==> run a: inputs <==
// ClockTest
module ClockTest(
	input clk,
	input rst,
	input btn,
	output reg [6:0] seg,  
	output reg [3:0] an,
	output reg buttons_pressed, 
	output reg buttons_released 
);
	wire is_divisible;  
   reg [7:0] counter;  
   reg [35:0] cnt;	 
   wire buttons_out;
	reg buttons_out_prev;
   wire [6:0] segments [15:0];  
	reg [3:0] ones;  
   reg [3:0] tens;  
	reg [3:0] s_ones;  
	reg [3:0] s_tens;  
   reg [6:0] refresh_counter;  
   reg refresh_flag;	 
   reg [7:0] clk_display;  
      assign segments[0] = 7'b1000000;   
      assign segments[1] = 7'b1111001;   
      assign segments[2] = 7'b0100100;   
      assign segments[3] = 7'b0110000;   
      assign segments[4] = 7'b0011001;   
      assign segments[5] = 7'b0010010;   
      assign segments[6] = 7'b0000010;   
      assign segments[7] = 7'b1111000;   
      assign segments[8] = 7'b0000000;   
      assign segments[9] = 7'b0010000;   
      assign segments[10] = 7'b0001000;  
      assign segments[11] = 7'b0000011;  
      assign segments[12] = 7'b1000110;  
      assign segments[13] = 7'b0100001;  
      assign segments[14] = 7'b0000110;  
      assign segments[15] = 7'b0001110;  
   button_debounce debounce (
		.clk(clk),
		.rst(rst),
		.button_in(btn),
		.button_out(buttons_out)
   );
   operatorremainder remainder (
        .n(cnt),
        .is_multiple(is_divisible)
    );
   always @ (posedge clk or posedge rst) begin
      if (rst) begin  
         cnt <= 0;
         counter <= 0;
			ones <= 0;
			tens <= 0;
			s_ones <= 0;
			s_tens <= 0;
			clk_display <= 0;
			buttons_out_prev <= 0;
			buttons_pressed <= 0;
			buttons_released <= 0;
      end else begin
			if(cnt == 1_200_000 -1) begin 
				cnt <= 0;
				ones <= 0;
				tens <= 0;
				s_ones <= 0;
				s_tens <= 0;
				clk_display <= 0;
			end else begin
			if (is_divisible) begin 
				if(clk_display == 60) begin
					s_ones <= 0;
					s_tens <= 0;
				end else begin
					clk_display <= clk_display+1;
					if(s_ones == 9) begin
						s_ones <= 0;
						s_tens <= s_tens + 1;
					end else begin
						s_ones <= s_ones + 1;
					end
				end
			end
			buttons_out_prev <= buttons_out;
			buttons_pressed <= (buttons_out & ~buttons_out_prev);	  
			buttons_released <= (~buttons_out & buttons_out_prev);  
			if (buttons_pressed) begin
				if (ones == 9) begin
					ones <= 0;
					if (tens == 9) begin
  ...
Settings: LEC_CHECK=0, CAP_MARGIN=20, CELL_PAD_IN_SITES_GLOBAL_PLACEMENT=2, CORE_MARGIN=9, CORE_UTILIZATION=51, CTS_CLUSTER_DIAMETER=317, GPL_ROUTABILITY_DRIVEN=1, MIN_ROUTING_LAYER=met2, PLACE_DENSITY_LB_ADDON=0.07, SETUP_SLACK_MARGIN=-1.19, SLEW_MARGIN=5, TNS_END_PERCENT=20; clock period 27.8 ns.
run.sh (not shown) runs the stock make flow with config.mk's settings and CLKGATE_MAP_FILE=.
==> run b: changes against run a <==
==> flow/config.mk (replaced) <==
export PLATFORM = sky130hd
export DESIGN_NAME = ClockTest
export DESIGN_NICKNAME = ClockTest
export VERILOG_FILES = /design/flow/design.v
export SDC_FILE = /design/flow/constraint.sdc
export NUM_CORES = 4
export LEC_CHECK = 0
export ABC_AREA = 1
export CAP_MARGIN = 20
export CORE_MARGIN = 2
export CORE_UTILIZATION = 70
export CTS_CLUSTER_SIZE = 86
export HOLD_SLACK_MARGIN = -0.1
export MAX_ROUTING_LAYER = met4
export SLEW_MARGIN = 20
==> flow/constraint.sdc (replaced) <==
create_clock -name core_clock -period 45.2 [get_ports {clk}]
set_input_delay 9.0400 -clock core_clock [delete_from_list [all_inputs] [get_ports {clk}]]
set_output_delay 9.0400 -clock core_clock [all_outputs]
set_load 0.01 [all_outputs]
==> summary of the runs <==
In run a the die area is higher than in run b, by 32%. Against run a, the area after synthesis of run b is higher by about 15%. Run b produced a clean layout. Run a died in global placement without I/O (3_1_place_gp_skip_io) (FLW-0024). Of run b and run a, run b has the higher synthesized cell count (gap 33%, measured against run a).

--- another note on this design; it stands on its own ---

==> trial 35 <==
// ClockTest
module ClockTest(
	input clk,
	input rst,
	input btn,
	output reg [6:0] seg,  
	output reg [3:0] an,
	output reg buttons_pressed, 
	output reg buttons_released 
);
clock: 20.8 ns
lec_check: 0
abc_area: 1
cap_margin: 40
core_aspect_ratio: 1.44
core_margin: 2
core_utilization: 72
cts_cluster_diameter: 294
cts_cluster_size: 98
place_density: 0.43
slew_margin: 20
tns_end_percent: 5
run.sh (not shown) runs the stock make flow with config.mk's settings and CLKGATE_MAP_FILE=.
==> build 79 (differences from trial 35) <==
Settings changed: ABC_AREA 1 to not set, CAP_MARGIN 40 to 20, CORE_ASPECT_RATIO 1.44 to not set, CORE_UTILIZATION 72 to 8, CTS_CLUSTER_DIAMETER 294 to not set, CTS_CLUSTER_SIZE 98 to not set, PLACE_DENSITY 0.43 to not set, TNS_END_PERCENT 5 to not set.
==> flow/constraint.sdc (replaced) <==
create_clock -name core_clock -period 65.0 [get_ports {clk}]
set_input_delay 13.0000 -clock core_clock [delete_from_list [all_inputs] [get_ports {clk}]]
set_output_delay 13.0000 -clock core_clock [all_outputs]
set_load 0.01 [all_outputs]
==> trial 5 (differences from trial 35) <==
Settings changed: ABC_AREA 1 to not set, CAP_MARGIN 40 to 20, CORE_ASPECT_RATIO 1.44 to not set, CORE_UTILIZATION 72 to 18, CTS_CLUSTER_DIAMETER 294 to not set, CTS_CLUSTER_SIZE 98 to not set, PLACE_DENSITY 0.43 to not set, TNS_END_PERCENT 5 to not set.
==> flow/constraint.sdc (replaced) <==
create_clock -name core_clock -period 46.0 [get_ports {clk}]
set_input_delay 9.2000 -clock core_clock [delete_from_list [all_inputs] [get_ports {clk}]]
set_output_delay 9.2000 -clock core_clock [all_outputs]
set_load 0.01 [all_outputs]
==> trial 54 (differences from trial 35) <==
Settings changed: CAP_MARGIN 40 to 20, CORE_ASPECT_RATIO 1.44 to 0.5, SETUP_SLACK_MARGIN set to 2.6.
==> comparison table <==
Max_cap viols: build 79 0; trial 54 0; trial 5 0; trial 35 -
Combinational logic power: build 79 0.0272 mW; trial 54 0.0525 mW; trial 5 0.0389 mW; trial 35 -
Area grow syn2layout: build 79 19.8%; trial 54 22.4%; trial 5 8.37%; trial 35 -
CTS tree: build 79 done; trial 54 done; trial 5 done; trial 35 -
Arrival time reported for the critical path endpoint: build 79 44.48 ns; trial 54 24.13 ns; trial 5 43.62 ns; trial 35 -
DRC violation count after routing: build 79 0; trial 54 0; trial 5 0; trial 35 -
Leakage power: build 79 12.0 nW; trial 54 25.2 nW; trial 5 12.0 nW; trial 35 -
Wire length after detailed routing: build 79 109 mm; trial 54 130 mm; trial 5 109 mm; trial 35 -
Register share after synthesis: build 79 8.52%; trial 54 7.39%; trial 5 8.52%; trial 35 7.39%
Count of buffers added by post-CTS timing repair for setup: build 79 0; trial 54 54; trial 5 0; trial 35 24
Tally of unique sky130hd cells used after synthesis: build 79 147; trial 54 88; trial 5 147; trial 35 88
Outcome: build 79 complete, no violations; trial 54 complete, but fails checks; trial 5 complete, no violations; trial 35 did not finish
Failing step: build 79 -; trial 54 -; trial 5 -; trial 35 global routing
Layout check failures: build 79 -; trial 54 setup timing; trial 5 -; trial 35 -
Share of power burned in the clock network: build 79 35.4%; trial 54 39.4%; trial 5 33.7%; trial 35 -
Proportion of power drawn by combinational gates: build 79 17.0%; trial 54 11.8%; trial 5 17.6%; trial 35 -
Power figures rest on the tool's default switching activity, not on a simulated workload.
